== try-juniper ==
==> flow/design.v (excerpt) <==
module top(
    input wire                  clk_i,           
    input wire                  rstn_i,          
    input wire                  start_i,         
    input wire signed   [31:0]  vector_x_i,      
    input wire signed   [31:0]  quant_w_i,       
    output wire                 done_o,          
    output wire signed  [31:0]  dout_o           
);
Size in the first run: ~430 flip-flops, ~100 I/O pins, about 45,000 µm² of cells after synthesis.
==> flow/config.mk <==
export PLATFORM = sky130hd
export DESIGN_NAME = top
export DESIGN_NICKNAME = top
export VERILOG_FILES = /design/flow/design.v
export SDC_FILE = /design/flow/constraint.sdc
export NUM_CORES = 4
export LEC_CHECK = 0
export CAP_MARGIN = 5
export CORE_MARGIN = 2
export CORE_UTILIZATION = 68
export CTS_CLUSTER_DIAMETER = 43
export MAX_ROUTING_LAYER = met4
export SLEW_MARGIN = 20
==> flow/constraint.sdc <==
create_clock -name core_clock -period 11.4 [get_ports {clk_i}]
set_input_delay 2.2800 -clock core_clock [delete_from_list [all_inputs] [get_ports {clk_i}]]
set_output_delay 2.2800 -clock core_clock [all_outputs]
set_load 0.01 [all_outputs]
run.sh (not shown) runs the stock make flow with config.mk's settings and CLKGATE_MAP_FILE=.
try-juniper ran in full, but the layout does not pass; the checks complain about setup timing.
Input-level comparison between try-quartz and try-juniper:
==> flow/config.mk <==
export PLATFORM = sky130hd
export DESIGN_NAME = top
export DESIGN_NICKNAME = top
export VERILOG_FILES = /design/flow/design.v
export SDC_FILE = /design/flow/constraint.sdc
export NUM_CORES = 4
export LEC_CHECK = 0
export CAP_MARGIN = 20
export CORE_MARGIN = 2
export CORE_UTILIZATION = 65
export SLEW_MARGIN = 20
==> flow/constraint.sdc <==
create_clock -name core_clock -period 27.1 [get_ports {clk_i}]
set_input_delay 5.4200 -clock core_clock [delete_from_list [all_inputs] [get_ports {clk_i}]]
set_output_delay 5.4200 -clock core_clock [all_outputs]
set_load 0.01 [all_outputs]
==> comparison <==
try-quartz | status: complete | timing, DRC, antenna: pass. Sort try-juniper and try-quartz by setup TNS, ascending, and try-juniper comes first. The setup slack after placement of try-quartz was superior to that of try-juniper. When the final numbers for try-juniper and try-quartz were put side by side, the register share of the cell area turned out to be greater in try-quartz. try-quartz ends up with a post-synthesis to final-layout area growth that is 17 points lower than in try-juniper. try-quartz vs try-juniper — final area dropped about 13%. Of try-juniper and try-quartz, the lower routed wire length belongs to try-quartz. The lower combined global-route utilization of all metal layers of try-juniper and try-quartz is in try-quartz. The run with more setup slack is try-quartz; try-juniper has less.
Edits applied to the flow inputs when going from try-quartz to try-delta:
-- flow/config.mk --
<<< try-quartz, line 9
export CORE_MARGIN = 2
export CORE_UTILIZATION = 65
export SLEW_MARGIN = 20
>>> try-delta, line 9
export CORE_MARGIN = 2
export CORE_UTILIZATION = 72
export CTS_CLUSTER_SIZE = 10
export SETUP_SLACK_MARGIN = 1.38
export SLEW_MARGIN = 20
==> flow/constraint.sdc <==
create_clock -name core_clock -period 5.78 [get_ports {clk_i}]
set_input_delay 1.1560 -clock core_clock [delete_from_list [all_inputs] [get_ports {clk_i}]]
set_output_delay 1.1560 -clock core_clock [all_outputs]
set_load 0.01 [all_outputs]
Notes after the runs:
- try-delta failed in clock tree synthesis (4_1_cts) with DPL-0038.
- Summary of try-delta over try-quartz: area reported by Yosys stat did not really move, number of storage elements in the synthesis netlist did not really move.
- Setup slack after placement, try-delta and try-quartz: larger value in try-quartz
- When try-delta is set beside try-quartz, its placed instance area turns out to be about 20% larger.
- Row die outline height: try-delta lower / try-quartz higher
- Of try-delta and try-quartz, the lower core region area belongs to try-delta.
Changes in try-tundra relative to try-delta:
-- flow/config.mk --
<<< try-delta, line 10
export CORE_UTILIZATION = 72
export CTS_CLUSTER_SIZE = 10
export SETUP_SLACK_MARGIN = 1.38
export SLEW_MARGIN = 20
>>> try-tundra, line 10
export CORE_UTILIZATION = 72
export SLEW_MARGIN = 20
==> flow/constraint.sdc <==
create_clock -name core_clock -period 10.3 [get_ports {clk_i}]
set_input_delay 2.0600 -clock core_clock [delete_from_list [all_inputs] [get_ports {clk_i}]]
set_output_delay 2.0600 -clock core_clock [all_outputs]
set_load 0.01 [all_outputs]
==> results <==
| try-tundra | all stages done | FAIL | capacitance limit, slew limit, setup timing |. Against try-delta as the reference, try-tundra delivers a lower final weighted congestion in routability-driven placement. Between try-delta and try-tundra, the difference in instance tally after logic synthesis is negligible. Comparing try-delta and try-tundra, the lower post-place instance area was measured on try-tundra. Any difference in share of synthesized cell area in and, or, nand and nor gates between try-tundra and try-delta is small enough to ignore. Between try-tundra and try-delta, the count of buffers from port buffering does not differ in any meaningful way. From try-delta to try-tundra the numbers moved as follows: placed cell count down 455, mean cell area of the mapped netlist flat.
Edits applied to the flow inputs when going from try-tundra to try-lagoon:
-- flow/config.mk --
<<< try-tundra, line 7
export LEC_CHECK = 0
export CAP_MARGIN = 20
export CORE_MARGIN = 2
export CORE_UTILIZATION = 72
export SLEW_MARGIN = 20
>>> try-lagoon, line 7
export LEC_CHECK = 0
export ABC_AREA = 1
export CAP_MARGIN = 20
export CORE_MARGIN = 2
export CORE_UTILIZATION = 71
export SLEW_MARGIN = 20
==> flow/constraint.sdc <==
create_clock -name core_clock -period 22.3 [get_ports {clk_i}]
set_input_delay 4.4600 -clock core_clock [delete_from_list [all_inputs] [get_ports {clk_i}]]
set_output_delay 4.4600 -clock core_clock [all_outputs]
set_load 0.01 [all_outputs]
- What try-lagoon reported for layout clock buffer count has to be multiplied by 0.908 to get the figure for try-tundra.
- Cmp try-lagoon vs try-tundra: sum of met3 wire segment lengths after detailed routing lower in try-lagoon
- Compared with try-tundra, try-lagoon shows area after synthesis that has gone up slightly.
- try-lagoon finished end to end and its layout was clean on timing, DRC and antenna.
> inputs changed (try-lagoon -> try-nickel)
-- flow/config.mk --
<<< try-lagoon, line 7
export LEC_CHECK = 0
export ABC_AREA = 1
export CAP_MARGIN = 20
export CORE_MARGIN = 2
export CORE_UTILIZATION = 71
export SLEW_MARGIN = 20
>>> try-nickel, line 7
export LEC_CHECK = 0
export CAP_MARGIN = 20
export CORE_MARGIN = 2
export CORE_UTILIZATION = 65
export SLEW_MARGIN = 20
==> flow/constraint.sdc <==
create_clock -name core_clock -period 22.0 [get_ports {clk_i}]
set_input_delay 4.4000 -clock core_clock [delete_from_list [all_inputs] [get_ports {clk_i}]]
set_output_delay 4.4000 -clock core_clock [all_outputs]
set_load 0.01 [all_outputs]
==> results <==
- try-nickel: flow complete, layout not clean; failing: setup timing
- NOTE placed instance count try-lagoon->try-nickel decreased by a few percent
- Wire length (try-lagoon / try-nickel): 0.918
- Final non-filler cell area: try-nickel worse than try-lagoon
- Going from try-lagoon to try-nickel, the post-synthesis xor/xnor area fraction was found to have gone up by 2.0 points.
- try-nickel vs try-lagoon — total core area rose 8.1%.
- | clock buffer count from CTS | try-nickel vs try-lagoon | about 9% lower |

========
Starting RTL as in the previous note.
==> flow/config.mk <==
export PLATFORM = sky130hd
export DESIGN_NAME = top
export DESIGN_NICKNAME = top
export VERILOG_FILES = /design/flow/design.v
export SDC_FILE = /design/flow/constraint.sdc
export NUM_CORES = 4
export LEC_CHECK = 0
export CAP_MARGIN = 40
export CORE_MARGIN = 2
export CORE_UTILIZATION = 72
export CTS_CLUSTER_SIZE = 10
export PLACE_DENSITY = 0.38
export SETUP_SLACK_MARGIN = 1.38
export SLEW_MARGIN = 20
==> flow/constraint.sdc <==
create_clock -name core_clock -period 5.78 [get_ports {clk_i}]
set_input_delay 1.1560 -clock core_clock [delete_from_list [all_inputs] [get_ports {clk_i}]]
set_output_delay 1.1560 -clock core_clock [all_outputs]
set_load 0.01 [all_outputs]
The starting point failed in clock tree synthesis.
Edit:
CAP_MARGIN = 20   (was 40)
CORE_UTILIZATION = 8   (was 72)
CTS_CLUSTER_SIZE = not set   (was 10)
PLACE_DENSITY = not set   (was 0.38)
SETUP_SLACK_MARGIN = not set   (was 1.38)
clock period = 39.3 ns   (was 5.78 ns; I/O delays follow)
What happened:
- Now the flow passed the timing, DRC and antenna checks
- synthesized cell count does not change
- area after synthesis does not change
- die size is higher to 8.8 times its value
Edit:
ABC_AREA = 1   (was not set)
CORE_UTILIZATION = 72   (was 8)
CTS_CLUSTER_DIAMETER = 358   (was not set)
clock period = 18.3 ns   (was 39.3 ns; I/O delays follow)
Effect: Now the flow produced a layout that fails on setup timing; routed wire length grows by about 27%; utilization rose by 81 points; first-iteration DRC count rises by about 110%; flip-flop count stays the same; synthesized cell count rises by 22%; non-clock buffer count came out higher by 618; final area increases by about 0.8%.
Edit:
CTS_CLUSTER_DIAMETER = not set   (was 358)
MAX_ROUTING_LAYER = met4   (was not set)
PLACE_DENSITY_LB_ADDON = 0.03   (was not set)
SETUP_SLACK_MARGIN = 5.0   (was not set)
clock period = 20.7 ns   (was 18.3 ns; I/O delays follow)
After rerunning: The changed run died in global routing, error ODB-0269; synthesized area is unchanged; synthesized cell count stays the same; die size stays the same.
Edit:
HOLD_SLACK_MARGIN = -0.08   (was not set)
PLACE_DENSITY = 0.37   (was not set)
PLACE_DENSITY_LB_ADDON = not set   (was 0.03)
SETUP_SLACK_MARGIN = not set   (was 5.0)
TNS_END_PERCENT = 40   (was not set)
clock period = 17.8 ns   (was 20.7 ns; I/O delays follow)
Now the flow ran to the end with violations: antenna rules, setup timing.
Die size is unchanged.
Area after synthesis is unchanged.
Synthesized cell count is unchanged.

========
the reference run:
Starting RTL as in the previous note.
==> flow/design.v (excerpt) <==
module top(
    input wire                  clk_i,           
    input wire                  rstn_i,          
    input wire                  start_i,         
    input wire signed   [31:0]  vector_x_i,      
    input wire signed   [31:0]  quant_w_i,       
    output wire                 done_o,          
    output wire signed  [31:0]  dout_o           
);
wire quantize_done;                        
wire dequantize_done;                      
wire signed [7:0]   quantized_data;          
wire signed [31:0]  mac_out [3:0];           
reg signed  [31:0]  mac_o [3:0];             
wire valid;                                
wire mac_done;                             
wire [3:0] mac_done_w;                     
assign mac_done = mac_done_w[0];
reg q_valid;                               
reg [31:0] q_in;                           
Quantize #(
    .WIDTH_INPUT(32), 
    .WIDTH_OUTPUT(8),
    .NUM_CALCULATE(8),                     
    .SCALIING_FACTOR(2408),                
    .QUANTIZE_BIT(8) 
) quantize_inst (
    .clk_i(clk_i),                         
    .rstn_i(rstn_i),                       
    .i_q_en(start_i),                      
    .din_i(vector_x_i),                    
    .o_qout(quantized_data),               
    .o_qvalid(valid),                      
    .done_o(quantize_done)                 
);
genvar i;
generate 
    for (i = 0; i < 4; i = i + 1) begin : mac_gen
        MAC mymac(
            .clk_i(clk_i),                 
            .rstn_i(rstn_i),               
            .dsp_enable_i(valid),          
            .dsp_valid_i(quantize_done),   
            .dsp_input_i(quantized_data),  
            .dsp_weight_i(quant_w_i[32-1-8*i:32-8*(i+1)]),  
            .done_o(mac_done_w[i]),        
            .dsp_output_o(mac_out[i])      
        );
        always @(posedge clk_i or negedge rstn_i) begin
            if (!rstn_i) begin
                mac_o[i] <= 0;             
            end else if (mac_done) begin
                mac_o[i] <= mac_out[i];    
            end
        end
    end
endgenerate
Dequantize #(
  ...
Settings: LEC_CHECK=0, ABC_AREA=1, CAP_MARGIN=20, CORE_MARGIN=2, CORE_UTILIZATION=72, HOLD_SLACK_MARGIN=-0.07, MAX_ROUTING_LAYER=met4, PLACE_DENSITY=0.37, SLEW_MARGIN=20, TNS_END_PERCENT=40; clock period 17.8 ns.
[the reference run] flow finished | final checks: failed | reasons: antenna violations, negative setup slack
## Diff of input files: the trial run against the reference run
==> flow/config.mk <==
export PLATFORM = sky130hd
export DESIGN_NAME = top
export DESIGN_NICKNAME = top
export VERILOG_FILES = /design/flow/design.v
export SDC_FILE = /design/flow/constraint.sdc
export NUM_CORES = 4
export LEC_CHECK = 0
export ABC_AREA = 1
export CAP_MARGIN = 5
export CORE_MARGIN = 2
export CORE_UTILIZATION = 72
export CTS_CLUSTER_DIAMETER = 258
export SLEW_MARGIN = 20
==> flow/constraint.sdc <==
create_clock -name core_clock -period 20.9 [get_ports {clk_i}]
set_input_delay 4.1800 -clock core_clock [delete_from_list [all_inputs] [get_ports {clk_i}]]
set_output_delay 4.1800 -clock core_clock [all_outputs]
set_load 0.01 [all_outputs]
Results
In the tables for the reference run and the trial run, worst slack at placement reads higher with the trial run.
Compared to the reference run, the trial run has met1 track demand over resource 0.41 points higher.
No crash in the trial run: every stage finished, but the layout fails its final checks due to negative setup slack.
